rev 12:
## fir_7_7
module fir_7_7(
    input clk,
    input rst,
    input [7:0] weight_data,
    input [2:0] weight_idx,
    input weight_valid,
    output weight_ready,
    input [7:0] input_data,
    input input_valid,
    output input_ready,
    output [15:0] output_data,
    input output_ready,
    output output_valid 
    );
==> flow/config.mk <==
export PLATFORM = sky130hd
export DESIGN_NAME = fir_7_7
export DESIGN_NICKNAME = fir_7_7
export VERILOG_FILES = /design/flow/design.v
export SDC_FILE = /design/flow/constraint.sdc
export NUM_CORES = 4
export LEC_CHECK = 0
export CAP_MARGIN = 25
export CORE_MARGIN = 2
export CORE_UTILIZATION = 61
export CTS_CLUSTER_SIZE = 76
export MAX_ROUTING_LAYER = met4
export PLACE_DENSITY_LB_ADDON = 0.08
export SETUP_SLACK_MARGIN = 1.15
export SLEW_MARGIN = 40
export TNS_END_PERCENT = 50
==> flow/constraint.sdc <==
create_clock -name core_clock -period 8.0 [get_ports {clk}]
set_input_delay 1.6000 -clock core_clock [delete_from_list [all_inputs] [get_ports {clk}]]
set_output_delay 1.6000 -clock core_clock [all_outputs]
set_load 0.01 [all_outputs]
run.sh (not shown) runs the stock make flow with config.mk's settings and CLKGATE_MAP_FILE=.
The final layout from rev 12, which completed every stage, passed the timing, DRC and antenna checks at the end of the flow.
For rev 13, these inputs were changed with respect to rev 12:
Settings: removing CTS_CLUSTER_SIZE (formerly 76); changing CORE_UTILIZATION from 61 to 40; changing CAP_MARGIN from 25 to 20; removing TNS_END_PERCENT (formerly 50); removing SETUP_SLACK_MARGIN (formerly 1.15); removing MAX_ROUTING_LAYER (formerly met4); changing SLEW_MARGIN from 40 to 20; removing PLACE_DENSITY_LB_ADDON (formerly 0.08).
Findings:
- Combinational share of power down 1.5 points in rev 13 wrt rev 12
- From rev 12 to rev 13 the numbers moved as follows: largest net degree at the start of global routing grew by 1; switching power as a share of total power held steady; initial standard-cell utilization of the core shrank by 21 points; power grew by 8.6 uW.
- Delta (rev 13 minus rev 12): clock tree buffer depth shows no meaningful change; wire length on met1 shows an increase of 10%; cell area shows a reduction of 410 um^2.

* * *

Setup of v10:
fir_7_7 again, from the RTL that the note above started with.
Design fir_7_7, start of the top module:
module fir_7_7(
    input clk,
    input rst,
    input [7:0] weight_data,
    input [2:0] weight_idx,
    input weight_valid,
    output weight_ready,
    input [7:0] input_data,
    input input_valid,
    output input_ready,
    output [15:0] output_data,
    input output_ready,
    output output_valid 
    );
clock: 9.18 ns
lec_check: 0
abc_area: 1
cap_margin: 30
core_aspect_ratio: 1.7
core_margin: 8
core_utilization: 50
cts_cluster_diameter: 319
cts_cluster_size: 98
gpl_timing_driven: 0
max_routing_layer: met5
place_density: 0.4
setup_slack_margin: 0.24
slew_margin: 20
tns_end_percent: 35
Modified inputs, v16 compared to v10
- clearing CORE_ASPECT_RATIO, which used to be 1.7
- swapping 0.4 for 0.89 in PLACE_DENSITY
- swapping 35 for 90 in TNS_END_PERCENT
Of v16 and v10, it is v16 that has the lower total net switching power.
On cell area after layout, v10 tracks v16 almost exactly.
Comparing v16 against v10, there is no change at all in H-tree depth.
Row first-pass GRT wire length: v16 lower / v10 higher
v16 vs. v10: total of clock buffers placed in the layout picked up an extra 1; shortest period the worst path allows lost 0.024 ns; tally of non-filler cells in the final layout lost 0.37%; post-layout total power picked up an extra 1.0%.
Comparing pre-placement core utilization for v16 and v10, the smaller number came from v10.
Summary: with v10 as the reference, wire length in v16 moved down by a few percent.

* * *

fir_7_7 again, from the RTL that the note above started with.
make LEC_CHECK=0 ABC_AREA=1 CAP_MARGIN=30 CORE_ASPECT_RATIO=0.71 CORE_MARGIN=8 CORE_UTILIZATION=53 CTS_CLUSTER_DIAMETER=229 GPL_TIMING_DRIVEN=0 MAX_ROUTING_LAYER=met4 PLACE_DENSITY=0.92 SETUP_SLACK_MARGIN=0.24 SLEW_MARGIN=35 TNS_END_PERCENT=90 finish   # period 9.43 ns
The baseline ran to the end with no violations.
Then changed:
ABC_AREA = unset   (was 1)
CAP_MARGIN = 20   (was 30)
CORE_ASPECT_RATIO = unset   (was 0.71)
CORE_MARGIN = 2   (was 8)
CORE_UTILIZATION = 9   (was 53)
CTS_CLUSTER_DIAMETER = unset   (was 229)
GPL_TIMING_DRIVEN = unset   (was 0)
MAX_ROUTING_LAYER = unset   (was met4)
PLACE_DENSITY = unset   (was 0.92)
SETUP_SLACK_MARGIN = unset   (was 0.24)
SLEW_MARGIN = 20   (was 35)
TNS_END_PERCENT = unset   (was 90)
clock period = 9.52 ns   (was 9.43 ns; I/O delays follow)
Result: Non-clock buffer count shrinks by 132. Maximum frequency grows by about 5%. Clock skew barely changes. Combinational power shrinks by about 90%. Sequential cell count is unchanged. Synthesized cell count shrinks by about 18%. Global-route usage shrinks by 20 points. Core utilization shrinks by 47 points. Sequential power shrinks by about 0.8%. Hold slack gets better by 11 ps.
Then changed:
ABC_AREA = 0   (was unset)
CORE_UTILIZATION = 72   (was 9)
CTS_CLUSTER_SIZE = 73   (was unset)
SETUP_SLACK_MARGIN = 0.16   (was unset)
clock period = 6.15 ns   (was 9.52 ns; I/O delays follow)
Effect:
- With this change the flow ran to the end with violations: negative setup slack
- cell area falls by a few percent
- non-clock buffer count is higher by 226
- clock power rose by well over a third
- core utilization rises by 75 points
- register-to-register slack loses 3000 ps
- final cell count shrinks by well over a third
- fmax went up by a few percent
- clock-buffer cell count is higher by 3
- worst hold slack got worse by 5.6 ps
- sequential share of layout area went up by 0.72 points

* * *

Setup of exp/raven:
The RTL this note starts from:
==> flow/design.v <==
`timescale 1ns / 1ps
module fir_7_7(
    input clk,
    input rst,
    input [7:0] weight_data,
    input [2:0] weight_idx,
    input weight_valid,
    output weight_ready,
    input [7:0] input_data,
    input input_valid,
    output input_ready,
    output [15:0] output_data,
    input output_ready,
    output output_valid 
    );
    reg i_ready;
    reg w_ready;
    assign input_ready = i_ready;
    assign weight_ready = w_ready;
    wire [15:0] products [6:0];
    wire [15:0] sums [ 5:0];
    reg [7:0] inputs [6:0];
    reg [7:0] weights [6:0];
    reg [15:0] result;
    assign output_data = result;
    reg output_valid_delay;
    reg output_valid_r;
    assign output_valid = output_valid_r;
    always@(posedge clk)
    begin
        if(input_valid & input_ready)
            output_valid_delay <= 1;
        else
            output_valid_delay <= 0;
        output_valid_r <= output_valid_delay;
    end
    always@(posedge clk)
    begin
        if(rst)
        begin
            inputs[0] <= 0;
            inputs[1] <= 0;
            inputs[2] <= 0;
            inputs[3] <= 0;
            inputs[4] <= 0;
            inputs[5] <= 0;
            inputs[6] <= 0;
            weights[0] <= 0;
            weights[1] <= 0;
            weights[2] <= 0;
            weights[3] <= 0;
            weights[4] <= 0;
            weights[5] <= 0;
            weights[6] <= 0;
            result <= 0;
            i_ready <= 0;
            w_ready <= 0;
        end else begin
            i_ready <= 1;
            w_ready <= 1;
            if(weight_ready & weight_valid)begin
                weights[weight_idx] <= weight_data;
            end
            if(input_valid & input_ready)begin
                inputs[0] <= input_data;
                inputs[1] <= inputs[0];
                inputs[2] <= inputs[1];
                inputs[3] <= inputs[2];
                inputs[4] <= inputs[3];
                inputs[5] <= inputs[4];
                inputs[6] <= inputs[5];
            end
            if(output_valid & output_ready)begin
                result <= sums[5];
            end
        end
    end
    multiplier m0(inputs[0], weights[0], products[0]);
    multiplier m1(inputs[1], weights[1], products[1]);
    multiplier m2(inputs[2], weights[2], products[2]);
    multiplier m3(inputs[3], weights[3], products[3]);
    multiplier m4(inputs[4], weights[4], products[4]);
    multiplier m5(inputs[5], weights[5], products[5]);
    multiplier m6(inputs[6], weights[6], products[6]);
    adder a0(products[0], products[1], sums[0]);
    adder a1(products[2], products[3], sums[1]);
    adder a2(products[4], products[5], sums[2]);
    adder a3(products[6], sums[0], sums[3]);
    adder a4(sums[1], sums[2], sums[4]);
    adder a5(sums[3], sums[4], sums[5]);
endmodule
module adder(
    input [15:0] addend1,
    input [15:0] addend2,
    output [15:0] sum
    );
    assign sum = addend1 + addend2;
endmodule
module multiplier(
    input [7:0] weight_data,
    input [7:0] input_data,
    output [15:0] product
    );
    assign product = weight_data * input_data;
endmodule
clock: 9.18 ns
lec_check: 0
abc_area: 1
cap_margin: 30
core_margin: 8
core_utilization: 49
cts_cluster_diameter: 308
cts_cluster_size: 98
gpl_timing_driven: 0
max_routing_layer: met5
place_density: 0.4
setup_slack_margin: 2.11
slew_margin: 20
tns_end_percent: 35
exp/raven finished every stage and its layout cleared the timing, DRC and antenna checks.
Changes in exp/indigo relative to exp/raven:
- PLACE_DENSITY: 0.4 -> unset
- GPL_TIMING_DRIVEN: 0 -> unset
- TNS_END_PERCENT: 35 -> unset
- CTS_CLUSTER_SIZE: 98 -> unset
- CORE_UTILIZATION: 49 -> 40
- CTS_CLUSTER_DIAMETER: 308 -> unset
- SETUP_SLACK_MARGIN: 2.11 -> unset
- CAP_MARGIN: 30 -> 20
- MAX_ROUTING_LAYER: met5 -> unset
- CORE_MARGIN: 8 -> 2
- ABC_AREA: 1 -> unset
- the clock period (ns, I/O delays scaled along): 9.18 -> 7.51
==> results <==
- Taking exp/raven as the reference, in exp/indigo worst ir drop on vdd climbed 32 uV, initial antenna violation count grew by 1, worst setup slack after layout decreased by 2070 ps relative to the old numbers, number of cells upsized or downsized after cts moved down, standard-cell row count now larger.
- Per the comparison of exp/indigo with exp/raven, non-clock buffer count now sits lower; share of the final layout cell area in sequential cells now sits higher; combinational cell fraction of total power now sits lower.
- Re proportion of power drawn by the clock network: exp/raven was lower than exp/indigo.
The inputs of exp/xenon differ from those of exp/indigo as listed below.
- swapping 20 for 5 in SLEW_MARGIN
- putting PLACE_DENSITY at 0.63 where nothing was set
- swapping 2 for 3 in CORE_MARGIN
- swapping 7.51 for 8.0 in the clock period (ns, I/O delays scaled along)
## What came out
exp/xenon: PASS, flow complete, no timing, DRC or antenna violations. In the reports for exp/xenon and exp/indigo, the larger share of total power in the clock network belongs to exp/indigo. Between exp/indigo and exp/xenon, the flow reports wire length decreasing by a few percent. [exp/xenon] proportion of cell area occupied by multi-input gates rose 0.82 points relative to exp/indigo. Required time of the critical path, exp/xenon and exp/indigo: smaller value in exp/indigo.
--- input diff exp/xenon..exp/quartz ---
- an added CTS_CLUSTER_DIAMETER of 260
- a change of CORE_UTILIZATION from 40 to 47
- a change of SLEW_MARGIN from 5 to 0
- an added CTS_CLUSTER_SIZE of 98
- an added SETUP_SLACK_MARGIN of -0.76
- a change of CORE_MARGIN from 3 to 2
- an added ABC_AREA of 1
- a change of PLACE_DENSITY from 0.63 to 0.4
==> results <==
- Between exp/xenon and exp/quartz, final period demand of the worst path decreased.
- Summary of exp/quartz over exp/xenon: share of the final layout cell area in sequential cells down 0.27 points, number of gates resized after CTS flat, setup slack up 320 ps.
- | logic depth of the worst setup path including buffers | lower: exp/xenon |
- The leading power group comes out the clock network in one run and combinational cells in the other, namely in exp/xenon and exp/quartz respectively.
- Number of routed nets with antenna violations: exp/xenon vs exp/quartz identical
Input-level comparison between exp/onyx and exp/quartz:
- PLACE_DENSITY removed (was 0.4)
- CORE_ASPECT_RATIO newly set to 1.91
- PLACE_DENSITY_LB_ADDON newly set to 0.27
- SLEW_MARGIN changed from 0 to 35
- CTS_CLUSTER_SIZE changed from 98 to 87
- GPL_ROUTABILITY_DRIVEN newly set to 0
- SETUP_SLACK_MARGIN removed (was -0.76)
- CORE_UTILIZATION changed from 47 to 19
- CTS_CLUSTER_DIAMETER changed from 260 to 235
Notes after the runs:
| smallest setup slack after layout | exp/onyx vs exp/quartz | worse |
Per the comparison of exp/onyx with exp/quartz, met3 demand-to-capacity share in global routing lost 3.9 points, cell count picked up an extra 866, utilization lost 29 points.
For exp/ember, these inputs were changed with respect to exp/onyx:
- putting MAX_ROUTING_LAYER at met4 where nothing was set
- putting HOLD_SLACK_MARGIN at -0.05 where nothing was set
- clearing CTS_CLUSTER_DIAMETER, which used to be 235
- swapping 35 for 30 in SLEW_MARGIN
- clearing ABC_AREA, which used to be 1
- clearing CORE_ASPECT_RATIO, which used to be 1.91
- swapping 87 for 76 in CTS_CLUSTER_SIZE
- clearing GPL_ROUTABILITY_DRIVEN, which used to be 0
- swapping 19 for 61 in CORE_UTILIZATION
- swapping 0.27 for 0.08 in PLACE_DENSITY_LB_ADDON
==> results <==
The routed wire length number comes out lower for exp/ember vs exp/onyx.
Between exp/ember and exp/onyx, it is exp/ember whose part of the total power dissipated in combinational logic is lower, by 41 points.
Side by side, slew at the pin closest to its max-slew limit turned out higher in exp/ember than in exp/onyx.
Per the comparison of exp/ember with exp/onyx, antenna diode instance count moved down, core area moved down, first-pass GRT wire length moved down.
Re fraction of the mapped netlist area in compound gates: exp/ember is 0.41 points up on exp/onyx.
On sequential-to-total area share from yosys stat: between exp/ember and exp/onyx, it ends up higher for exp/ember.

* * *

run 1:
Starts from the design.v that is shown in full above.
clock: 6.64 ns
lec_check: 0
cap_margin: 25
cell_pad_in_sites_detail_placement: 1
core_margin: 2
core_utilization: 61
cts_cluster_size: 76
gpl_routability_driven: 0
hold_slack_margin: -0.05
max_routing_layer: met4
min_routing_layer: met2
place_density_lb_addon: 0.13
setup_slack_margin: 1.15
slew_margin: 40
tns_end_percent: 50
Run 1 failed in global routing with GRT-0116.
--- input diff run 1..run 2 ---
Settings: CORE_UTILIZATION now 69, was 61; SETUP_SLACK_MARGIN no longer set, was 1.15; GPL_ROUTABILITY_DRIVEN no longer set, was 0; TNS_END_PERCENT no longer set, was 50; CELL_PAD_IN_SITES_DETAIL_PLACEMENT no longer set, was 1; MIN_ROUTING_LAYER no longer set, was met2; CAP_MARGIN now 20, was 25; PLACE_DENSITY_LB_ADDON no longer set, was 0.13; HOLD_SLACK_MARGIN no longer set, was -0.05; MAX_ROUTING_LAYER no longer set, was met4; CTS_CLUSTER_SIZE no longer set, was 76; SLEW_MARGIN now 20, was 40; the clock period (ns, I/O delays scaled along) now 9.52, was 6.64.
## What came out
- Run 2 went all the way through synthesis, placement and routing and the layout is clean on timing, DRC and antenna.
- When run 2 is measured against run 1, its core outline area turns out about 12% lower.
- Diff run 1..run 2 | hold buffer count at CTS | unchanged
- Diff run 1..run 2 | maximum clock insertion buffer count | unchanged
- Summary of the comparison: starting utilization of the core area is higher in run 2, relative to run 1.
Setup changes, run 2 to run 3
Settings: an added HOLD_SLACK_MARGIN of -0.08; a change of CORE_UTILIZATION from 69 to 70; a change of the clock period (ns, I/O delays scaled along) from 9.52 to 6.51.
==> comparison <==
[flow] run 3 | stages: complete | final checks: fail | reason: setup timing
The multi-input logic area of run 3 exceeds that of run 2 by 300 sq um.
Run 3 does worse than run 2 on post-route standard cell area excluding fillers.
Wire length (higher): run 3
Diff run 2 -> run 3 | maximum resistive drop on vdd | up by more than half
Power share of the combinational group was higher in the run labelled run 3.
Run 3 -> run 2: CTS clock-pin slew for the worst setup and hold paths flat

* * *

P:
RTL: the design.v shown in full above, as it stands there.
clock: 6.37 ns
lec_check: 0
abc_area: 1
cap_margin: 30
core_margin: 2
core_utilization: 63
cts_cluster_diameter: 319
gpl_timing_driven: 1
max_routing_layer: met5
setup_slack_margin: 0.24
slew_margin: 20
The layout from P, despite a flow that completed every stage, fails the layout checks, with the failing checks listed as negative setup slack.
[inputs] Q vs P
- an added CTS_CLUSTER_SIZE of 15
- an added PLACE_DENSITY of 0.8
- a change of CORE_UTILIZATION from 63 to 72
- a change of SETUP_SLACK_MARGIN from 0.24 to -0.21
- a change of the clock period (ns, I/O delays scaled along) from 6.37 to 6.44
[summary]
More vias were needed by Q than by P. Per the comparison of Q with P, worst path setup slack after routing dropped 0.21 ns; number of global-route vias before repair climbed 1195; worst hold slack across all endpoints climbed 0.0073 ns. Summary — overall power of the completed layout, Q relative to P: higher, by 3.6%. Number of diodes added for antenna fixing: Q vs P identical. P → Q: summed area of non-filler cells in the final layout shows no meaningful change; number of instances resized during post-cts repair increased by 59% relative to the old numbers; cell count of the worst reg-to-reg path rose by about 13%; width of the die -12 µm; proportion of cell area occupied by registers did not really move. Q finished all stages; however, its layout fails the closing checks, the failures being negative setup slack.
Edits applied to the flow inputs when going from Q to R:
- SETUP_SLACK_MARGIN removed (was -0.21)
- CTS_CLUSTER_DIAMETER changed from 319 to 59
- PLACE_DENSITY removed (was 0.8)
- CTS_CLUSTER_SIZE removed (was 15)
- MAX_ROUTING_LAYER removed (was met5)
- ABC_AREA removed (was 1)
- CAP_MARGIN changed from 30 to 20
- GPL_TIMING_DRIVEN removed (was 1)
- the clock period (ns, I/O delays scaled along) changed from 6.44 to 5.05
==> comparison <==
- In the metrics for Q and R, the one carrying the lower maximum fanout count along the critical path is Q.
- Per the comparison of R with Q, number of non-clock buffers in the layout moved down, share of total power in combinational logic fell 49 points.
- A capturing element of the worst setup path of result[15]$_SDFFE_PP0P_ is what Q shows, while result[14]$_SDFFE_PP0P_ belongs to R.
- R finished all stages; layout check result: FAIL, due to negative setup slack.
- Internal power in R vs Q: down about 27%
- In R relative to Q, power after layout had gone down by more than a quarter.
- Summary: with Q as the reference, sequential power in R moved up by more than 10%.
- Count of buffer and inverter cells on the critical path in R is 2 lower than in Q
- Measured against Q, the floorplan net count of R comes out at 0.850 times the reference value.
- Delta (R minus Q): number of instances resized during post-cts repair went down by about 14%; via count went down by 1416.
The inputs of S differ from those of R as listed below.
- ABC_AREA now 1, previously not set
- SETUP_SLACK_MARGIN now 1.19, previously not set
- the clock period (ns, I/O delays scaled along) now 4.33, was 5.05
### Flow results
- As for a clean layout from R and S, there is none.
- What the final checks of R revealed, after a flow that finished every stage, was a layout that fails on negative setup slack.
- S completed end to end; final checks failed (negative setup slack).
- | worst hold slack | S vs R | better |
- Summary of S over R: multi-input gate share of the layout cell area down 4.4 points; largest net degree at the start of global routing down 18%; average via count per standard cell down 0.33; via count of the first global-routing pass up 1620; internal cell power up about 100%.
- Between R and S, the routed wire length is higher for S.
- Of the two values seen for launch point of the worst path, weights[1][2]$_SDFFCE_PN0P_ was produced by R and weights[0][5]$_SDFFCE_PN0P_ by S.
- Setup WNS R -> S: worse
- Fraction of power spent switching nets: S vs R up 17 points
- Relative to R, clock-buffer cell count has gone down in S.
- S vs R: power up by more than 100%
Power figures rest on the tool's default switching activity, not on a simulated workload.
